==> amber: inputs <==
==> flow/design.v <==
`timescale 1ns / 1ps
module signalReceive(clk, rst, SCK, MOSI, byteReceived, dataByte, SSEL);
input clk;
input rst;
input SCK, SSEL, MOSI;
output byteReceived;
output [7:0] dataByte;
reg [2:0] bitcnt;
reg byte_received;   
reg [7:0] byte_data_received;
assign byteReceived = byte_received;
assign dataByte = byte_data_received;
reg [2:0] SCKr;  
reg [2:0] SSELr;  
reg [1:0] MOSIr; 
always @(posedge clk) 
begin
  if (rst)
    SCKr <= 3'b000;
  else
    SCKr <= {SCKr[1:0], SCK};
end
wire SCK_risingedge = (SCKr[2:1]==2'b01);   
wire SCK_fallingedge = (SCKr[2:1]==2'b10);   
always @(posedge clk) 
begin
  if (rst)
    SSELr <= 3'b111;
  else
    SSELr <= {SSELr[1:0], SSEL};
end
wire SSEL_active = ~SSELr[1];   
wire SSEL_startmessage = (SSELr[2:1]==2'b10);   
wire SSEL_endmessage = (SSELr[2:1]==2'b01);   
always @(posedge clk) 
begin
  MOSIr <= {MOSIr[0], MOSI};
end
wire MOSI_data = MOSIr[1];
always @(posedge clk)
begin
  if(rst)
  begin
    bitcnt <= 3'b000;
  end
  else if(~SSEL_active)
  begin
    bitcnt <= 3'b000;
  end
  else
  begin
    if(SCK_risingedge)
    begin
      bitcnt <= bitcnt + 3'b001;
      byte_data_received <= {byte_data_received[6:0], MOSI_data};
    end
  end
end
always @(posedge clk)
begin    
  if (rst)
    byte_received <= 1'b0;
  else
    byte_received <= SSEL_active && SCK_risingedge && (bitcnt==3'b111);
end 
endmodule
module sending(clk, rst, SCK, MISO, SSEL, data, signalReceived, byteSent);
input clk;
input rst;
input SCK;
output MISO;
input SSEL;
input [7:0] data;
input signalReceived;
output byteSent;
reg byte_sent;
assign byteSent = byte_sent;
reg [7:0] byte_data_sent;
reg byte_sent_2clk;
reg [2:0] cnt;
reg [2:0] SCKr;  
always @(posedge clk) 
begin
 if (rst)
   SCKr <= 3'b000;
 else
   SCKr <= {SCKr[1:0], SCK};
end
wire SCK_risingedge = (SCKr[2:1]==2'b01);   
wire SCK_fallingedge = (SCKr[2:1]==2'b10);   
reg [2:0] SSELr;  
always @(posedge clk) 
begin
  if (rst)
    SSELr <= 3'b111;
  else
    SSELr <= {SSELr[1:0], SSEL};
end
wire SSEL_active = ~SSELr[1];   
wire SSEL_startmessage = (SSELr[2:1]==2'b10);   
wire SSEL_endmessage = (SSELr[2:1]==2'b01);   
always @(posedge clk) 
begin
  if(rst)
  begin
    cnt <= 3'b000;
    byte_data_sent <= 8'h00;
  end
  else if(signalReceived)
  begin
    if(~SSEL_active) 
    begin
      cnt<=3'b000;   
    end
    else
    begin
      if(byte_sent_2clk)
      begin
        byte_data_sent <= data;
      end
      if(SCK_risingedge)
      begin
        cnt <= cnt + 3'b001;
        byte_data_sent <= {byte_data_sent[6:0], 1'b0};
      end
    end
  end
end
always @(posedge clk)
begin
  if(rst)
  begin
    byte_sent_2clk <= 1'b0;
    byte_sent <= 1'b0;
  end
  else if(signalReceived)
  begin
    if (byte_sent_2clk)
    begin
      byte_sent_2clk <= 1'b0;
    end
    if (byte_sent)
    begin
      byte_sent_2clk <= 1'b1;
      byte_sent <= SSEL_active && SCK_risingedge && (cnt==3'b111);
    end
    else
    begin
      byte_sent <= SSEL_active && SCK_risingedge && (cnt==3'b111);
    end
  end
end
assign MISO = byte_data_sent[7];   
endmodule
`timescale 1ns / 1ps
module signalProcess(clk, rst, SCK, MOSI, MISO, SSEL);
input clk;
input rst;
input SCK, SSEL, MOSI;
output MISO;
wire [7:0] dataByte;
wire [7:0] sendByte;
reg [7:0] compressedX [63:0];
reg [6:0] inputCounter;
wire byte_received;
reg signalReceived;
wire byteSent;
integer i;
integer j;
assign sendByte = compressedX[j[5:0]];
signalReceive srA(.clk(clk), .rst(rst), .SCK(SCK), .MOSI(MOSI), .byteReceived(byte_received), .dataByte(dataByte), .SSEL(SSEL));
always @(posedge clk)
begin 
  if(rst)
  begin
    i <= 0;
    inputCounter <= 7'b0000000;
  end
  else if(~signalReceived)
  begin
    if(byte_received)
    begin
      i <= i+1;
      inputCounter <= inputCounter + 7'b0000001; 
    end
  end
end
always @(posedge clk)
begin 
  if(~rst && ~signalReceived && byte_received && i >= 0 && i < 64)
    compressedX[i[5:0]] <= dataByte;
end
always @(posedge clk)
begin
  if(rst)
    signalReceived <= 1'b0;
  else
    signalReceived <= (inputCounter == 7'b1000000);
end
sending sB(.clk(clk), .rst(rst), .SCK(SCK), .MISO(MISO), .SSEL(SSEL), .data(sendByte), .signalReceived(signalReceived), .byteSent(byteSent));
always @(posedge clk)
begin
  if(rst)
    j <= -1;
  else if(signalReceived)
  begin
    if(byteSent)
    begin
      j <= j+1;
    end 
  end
end
endmodule
==> flow/run.sh <==
#!/bin/bash
# the make line also repeats each setting of config.mk as NAME=value (left out here)
make -C /OpenROAD-flow-scripts/flow DESIGN_CONFIG=/design/flow/config.mk WORK_HOME=/design/flow/orfs CLKGATE_MAP_FILE= finish
==> flow/config.mk <==
export PLATFORM = sky130hd
export DESIGN_NAME = signalProcess
export DESIGN_NICKNAME = signalProcess
export VERILOG_FILES = /design/flow/design.v
export SDC_FILE = /design/flow/constraint.sdc
export NUM_CORES = 4
export LEC_CHECK = 0
export ABC_AREA = 1
export CAP_MARGIN = 20
export CORE_MARGIN = 2
export CORE_UTILIZATION = 70
export CTS_CLUSTER_DIAMETER = 378
export CTS_CLUSTER_SIZE = 25
export SLEW_MARGIN = 20
==> flow/constraint.sdc <==
create_clock -name core_clock -period 5.02 [get_ports {clk}]
set_input_delay 1.0040 -clock core_clock [delete_from_list [all_inputs] [get_ports {clk}]]
set_output_delay 1.0040 -clock core_clock [all_outputs]
set_load 0.01 [all_outputs]
==> inputs of delta, as changes to amber <==
ABC_AREA = default   (was 1)
CAP_MARGIN = 40   (was 20)
CELL_PAD_IN_SITES_DETAIL_PLACEMENT = 2   (was default)
CORE_MARGIN = 6   (was 2)
CORE_UTILIZATION = 40   (was 70)
CTS_CLUSTER_DIAMETER = default   (was 378)
CTS_CLUSTER_SIZE = default   (was 25)
==> flow/constraint.sdc (replaced) <==
create_clock -name core_clock -period 10.0 [get_ports {clk}]
set_input_delay 2.0000 -clock core_clock [delete_from_list [all_inputs] [get_ports {clk}]]
set_output_delay 2.0000 -clock core_clock [all_outputs]
set_load 0.01 [all_outputs]
==> summary of the runs <==
- Clock skew: amber is lower than delta (0.016 ns).
- Area after synthesis: delta is smaller than amber (3.5%).
- Between amber and delta, the lower sequential share of layout area is in delta (gap 3.6 points).
- Between delta and amber, the lower register-to-register slack is in amber (gap 4.6 ns).
- Of amber and delta, amber has the higher sequential power (gap about 100%, measured against delta).
- Of amber and delta, delta has the higher cell area (gap 5.3%, measured against delta).

========
==> run R: inputs <==
// signalProcess: RTL as listed in full above, without the edits since
clock: 2.62 ns
lec_check: 0
abc_area: 0
cap_margin: 35
cell_pad_in_sites_detail_placement: 2
cell_pad_in_sites_global_placement: 3
core_margin: 4
core_utilization: 40
cts_cluster_size: 35
gpl_routability_driven: 0
hold_slack_margin: 0.2
max_routing_layer: met4
place_density: 0.53
setup_slack_margin: 0.48
slew_margin: 20
run.sh (not shown) runs the stock make flow with config.mk's settings and CLKGATE_MAP_FILE=.
==> run P (differences from run R) <==
==> flow/config.mk (replaced) <==
export PLATFORM = sky130hd
export DESIGN_NAME = signalProcess
export DESIGN_NICKNAME = signalProcess
export VERILOG_FILES = /design/flow/design.v
export SDC_FILE = /design/flow/constraint.sdc
export NUM_CORES = 4
export LEC_CHECK = 0
export ABC_AREA = 1
export CAP_MARGIN = 20
export CORE_MARGIN = 2
export CORE_UTILIZATION = 72
export CTS_CLUSTER_DIAMETER = 282
export CTS_CLUSTER_SIZE = 10
export PLACE_DENSITY = 0.35
export SETUP_SLACK_MARGIN = 0.75
export SLEW_MARGIN = 20
==> flow/constraint.sdc (replaced) <==
create_clock -name core_clock -period 2.52 [get_ports {clk}]
set_input_delay 0.5040 -clock core_clock [delete_from_list [all_inputs] [get_ports {clk}]]
set_output_delay 0.5040 -clock core_clock [all_outputs]
set_load 0.01 [all_outputs]
==> run A (differences from run R) <==
==> flow/config.mk (replaced) <==
export PLATFORM = sky130hd
export DESIGN_NAME = signalProcess
export DESIGN_NICKNAME = signalProcess
export VERILOG_FILES = /design/flow/design.v
export SDC_FILE = /design/flow/constraint.sdc
export NUM_CORES = 4
export LEC_CHECK = 0
export CAP_MARGIN = 10
export CORE_MARGIN = 2
export CORE_UTILIZATION = 72
export CTS_CLUSTER_SIZE = 48
export PLACE_DENSITY_LB_ADDON = 0.0
export SETUP_SLACK_MARGIN = 0.71
export SLEW_MARGIN = 20
==> flow/constraint.sdc (replaced) <==
create_clock -name core_clock -period 2.52 [get_ports {clk}]
set_input_delay 0.5040 -clock core_clock [delete_from_list [all_inputs] [get_ports {clk}]]
set_output_delay 0.5040 -clock core_clock [all_outputs]
set_load 0.01 [all_outputs]
==> run B (differences from run R) <==
==> flow/config.mk (replaced) <==
export PLATFORM = sky130hd
export DESIGN_NAME = signalProcess
export DESIGN_NICKNAME = signalProcess
export VERILOG_FILES = /design/flow/design.v
export SDC_FILE = /design/flow/constraint.sdc
export NUM_CORES = 4
export LEC_CHECK = 0
export CAP_MARGIN = 20
export CORE_MARGIN = 2
export CORE_UTILIZATION = 40
export SLEW_MARGIN = 20
==> flow/constraint.sdc (replaced) <==
create_clock -name core_clock -period 4.54 [get_ports {clk}]
set_input_delay 0.9080 -clock core_clock [delete_from_list [all_inputs] [get_ports {clk}]]
set_output_delay 0.9080 -clock core_clock [all_outputs]
set_load 0.01 [all_outputs]
==> notes <==
Design area, highest first: run P, run A, run R, run B.
Utilization: run B < run R < run P < run A.
Run A reached the layout checks and failed them: negative setup slack. Run P produced a clean layout. Run B completed with no timing, DRC or antenna violations. Run R finished clean.
The highest first-iteration DRC count belongs to run P, the lowest to run R.
Critical path depth: run P > run R > run A > run B.
Non-clock buffer count: run B < run R < run P < run A.
Against run P, the synthesized area of run R is lower by 3.5%.
In run P the synthesized cell count is larger than in run B, by 66%.
The lowest global-route usage belongs to run B, the highest to run A.
Sequential share of layout area, lowest first: run P, run A, run R, run B.
Power is estimated from default activity; no workload was simulated.
